## build 73
// wallace_mul
module wallace_mul(input [15:0] a, input [15:0] b, output [32:0] out, input clk);
Size in the first run: about 1700 cells after synthesis, about 66 I/O pins, ~24000 um2 of cells after synthesis.
==> flow/config.mk <==
export PLATFORM = sky130hd
export DESIGN_NAME = wallace_mul
export DESIGN_NICKNAME = wallace_mul
export VERILOG_FILES = /design/flow/design.v
export SDC_FILE = /design/flow/constraint.sdc
export NUM_CORES = 4
export LEC_CHECK = 0
export CAP_MARGIN = 35
export CORE_MARGIN = 2
export CORE_UTILIZATION = 33
export CTS_CLUSTER_DIAMETER = 54
export GPL_TIMING_DRIVEN = 0
export HOLD_SLACK_MARGIN = 0.29
export MAX_ROUTING_LAYER = met5
export PLACE_DENSITY_LB_ADDON = 0.15
export SETUP_SLACK_MARGIN = 0.99
export SLEW_MARGIN = 20
export TNS_END_PERCENT = 90
==> flow/constraint.sdc <==
create_clock -name core_clock -period 5.41 [get_ports {clk}]
set_input_delay 1.0820 -clock core_clock [delete_from_list [all_inputs] [get_ports {clk}]]
set_output_delay 1.0820 -clock core_clock [all_outputs]
set_load 0.01 [all_outputs]
run.sh (not shown) runs the stock make flow with config.mk's settings and CLKGATE_MAP_FILE=.
Relative to build 73, the following input files were edited for build 75:
==> flow/config.mk <==
export PLATFORM = sky130hd
export DESIGN_NAME = wallace_mul
export DESIGN_NICKNAME = wallace_mul
export VERILOG_FILES = /design/flow/design.v
export SDC_FILE = /design/flow/constraint.sdc
export NUM_CORES = 4
export LEC_CHECK = 0
export ABC_AREA = 1
export CAP_MARGIN = 40
export CORE_MARGIN = 2
export CORE_UTILIZATION = 72
export CTS_CLUSTER_DIAMETER = 54
export CTS_CLUSTER_SIZE = 15
export GPL_TIMING_DRIVEN = 1
export MAX_ROUTING_LAYER = met5
export PLACE_DENSITY_LB_ADDON = 0.02
export SETUP_SLACK_MARGIN = -0.25
export SLEW_MARGIN = 20
==> flow/constraint.sdc <==
create_clock -name core_clock -period 2.51 [get_ports {clk}]
set_input_delay 0.5020 -clock core_clock [delete_from_list [all_inputs] [get_ports {clk}]]
set_output_delay 0.5020 -clock core_clock [all_outputs]
set_load 0.01 [all_outputs]
==> results <==
- No crash in build 75: every stage finished, but the layout fails its final checks due to setup timing.
- Build 75 vs. build 73: layout-stage area growth over the synthesis result decreased by 1.0 points relative to the old numbers, hold slack increased by 0.0062 ns relative to the old numbers, first-pass GRT wire length increased by about 25% relative to the old numbers.
Changes in build 45 relative to build 75:
--- a/flow/config.mk
+++ b/flow/config.mk
@@ -8,11 +8,10 @@
 export ABC_AREA = 1
-export CAP_MARGIN = 40
+export CAP_MARGIN = 20
 export CORE_MARGIN = 2
 export CORE_UTILIZATION = 72
-export CTS_CLUSTER_DIAMETER = 54
+export CTS_CLUSTER_DIAMETER = 272
 export CTS_CLUSTER_SIZE = 15
-export GPL_TIMING_DRIVEN = 1
-export MAX_ROUTING_LAYER = met5
-export PLACE_DENSITY_LB_ADDON = 0.02
-export SETUP_SLACK_MARGIN = -0.25
+export HOLD_SLACK_MARGIN = -0.1
+export PLACE_DENSITY = 0.72
+export SETUP_SLACK_MARGIN = -0.17
 export SLEW_MARGIN = 20
==> flow/constraint.sdc <==
create_clock -name core_clock -period 2.46 [get_ports {clk}]
set_input_delay 0.4920 -clock core_clock [delete_from_list [all_inputs] [get_ports {clk}]]
set_output_delay 0.4920 -clock core_clock [all_outputs]
set_load 0.01 [all_outputs]
## What came out
Against build 75 as the reference, build 45 delivers a lower overall track demand over capacity in global routing.
Build 45 reports a lower share of total power in combinational logic than build 75 does.
Of build 75 and build 45, not a single run came through the flow clean.
Build 75 had finished all stages when the layout checks came back failing, citing setup timing.
In build 45 the implementation completed, yet the final layout does not meet the checks, the culprit being setup timing.
Compared with build 75, build 45 shows a flop share of the area that is 0.55 points higher.
A top layer reached by signal wires of met5 is what build 45 shows, while met4 belongs to build 75.
There was hardly any difference in non-clock buffer share of cell area between build 45 and build 75.
Per the comparison of build 45 with build 75, wire length down about 2.7%; worst hold slack flat; area of all placed cells without fillers down 360 um2.
Worst path required time came out lower on build 45 than on build 75.
Here is what was changed in the inputs of build 10 compared with build 45.
==> flow/config.mk <==
export PLATFORM = sky130hd
export DESIGN_NAME = wallace_mul
export DESIGN_NICKNAME = wallace_mul
export VERILOG_FILES = /design/flow/design.v
export SDC_FILE = /design/flow/constraint.sdc
export NUM_CORES = 4
export LEC_CHECK = 0
export CAP_MARGIN = 20
export CORE_MARGIN = 2
export CORE_UTILIZATION = 40
export PLACE_DENSITY = 0.6
export SLEW_MARGIN = 20
==> flow/constraint.sdc <==
create_clock -name core_clock -period 4.22 [get_ports {clk}]
set_input_delay 0.8440 -clock core_clock [delete_from_list [all_inputs] [get_ports {clk}]]
set_output_delay 0.8440 -clock core_clock [all_outputs]
set_load 0.01 [all_outputs]
Findings:
Build 10 reached the final stage; the timing, design-rule and antenna checks on its layout passed.
Per the comparison of build 10 with build 45, number of rows created at floorplan picked up an extra 22; via count of the first global-routing pass lost about 27%.
Build 10 vs build 45: wire length on met1 down by a little under 10%
Higher count of non-filler cells in the finished layout goes to build 45 over build 10.
Cell area | build 10 vs build 45 | build 10 smaller
Build 10: share of total power in combinational logic lower than build 45
Re sequential share of layout area: build 45 and build 10 aren't equal, and the lower value belongs to build 45.
A slowest cell on the critical path of dfxtp_4 is what build 45 shows, while clkdlybuf4s50_1 belongs to build 10.
Sort build 45 and build 10 by area growth from synthesis to layout, ascending, and build 10 comes first.
Looking at first-pass GRT wire length, build 10 sits 26% lower than build 45 does.
Input changes introduced in build 64 (baseline for comparison: build 10):
--- a/flow/config.mk
+++ b/flow/config.mk
@@ -7,6 +7,8 @@
 export LEC_CHECK = 0
+export ABC_AREA = 1
 export CAP_MARGIN = 20
 export CORE_MARGIN = 2
-export CORE_UTILIZATION = 40
-export PLACE_DENSITY = 0.6
+export CORE_UTILIZATION = 57
+export PLACE_DENSITY_LB_ADDON = 0.11
+export SETUP_SLACK_MARGIN = 0.49
 export SLEW_MARGIN = 20
==> flow/constraint.sdc <==
create_clock -name core_clock -period 2.44 [get_ports {clk}]
set_input_delay 0.4880 -clock core_clock [delete_from_list [all_inputs] [get_ports {clk}]]
set_output_delay 0.4880 -clock core_clock [all_outputs]
set_load 0.01 [all_outputs]
- STATUS run=build 64 STAGES=ALL_DONE FINAL_CHECKS=FAILED CAUSE=setup timing
- Build 64 vs build 10: largest fanout of any net on the critical path down in build 64
- From build 10 to build 64 the numbers moved as follows: global-route usage rose by 6.7 points; total power increased by 18000 uW relative to the old numbers.
- [compare] base=build 10 new=build 64: wire length shows an increase of 6.0%, met3 demand-to-capacity share in global routing shows an increase of 1.9 points, clock-buffer cell count shows an increase of 3.2%, tapcell count shows a reduction of 24%.
- Launch point of the critical path: temp[14] -> build 64, temp[9] -> build 10
- Per the comparison of build 64 with build 10, sequential share of layout area fell by 4.3 points, net switching share of the total power increased by 2.0 points relative to the old numbers.
- The lower cell-internal power came out of build 10.
Power figures rest on the tool's default switching activity, not on a simulated workload.
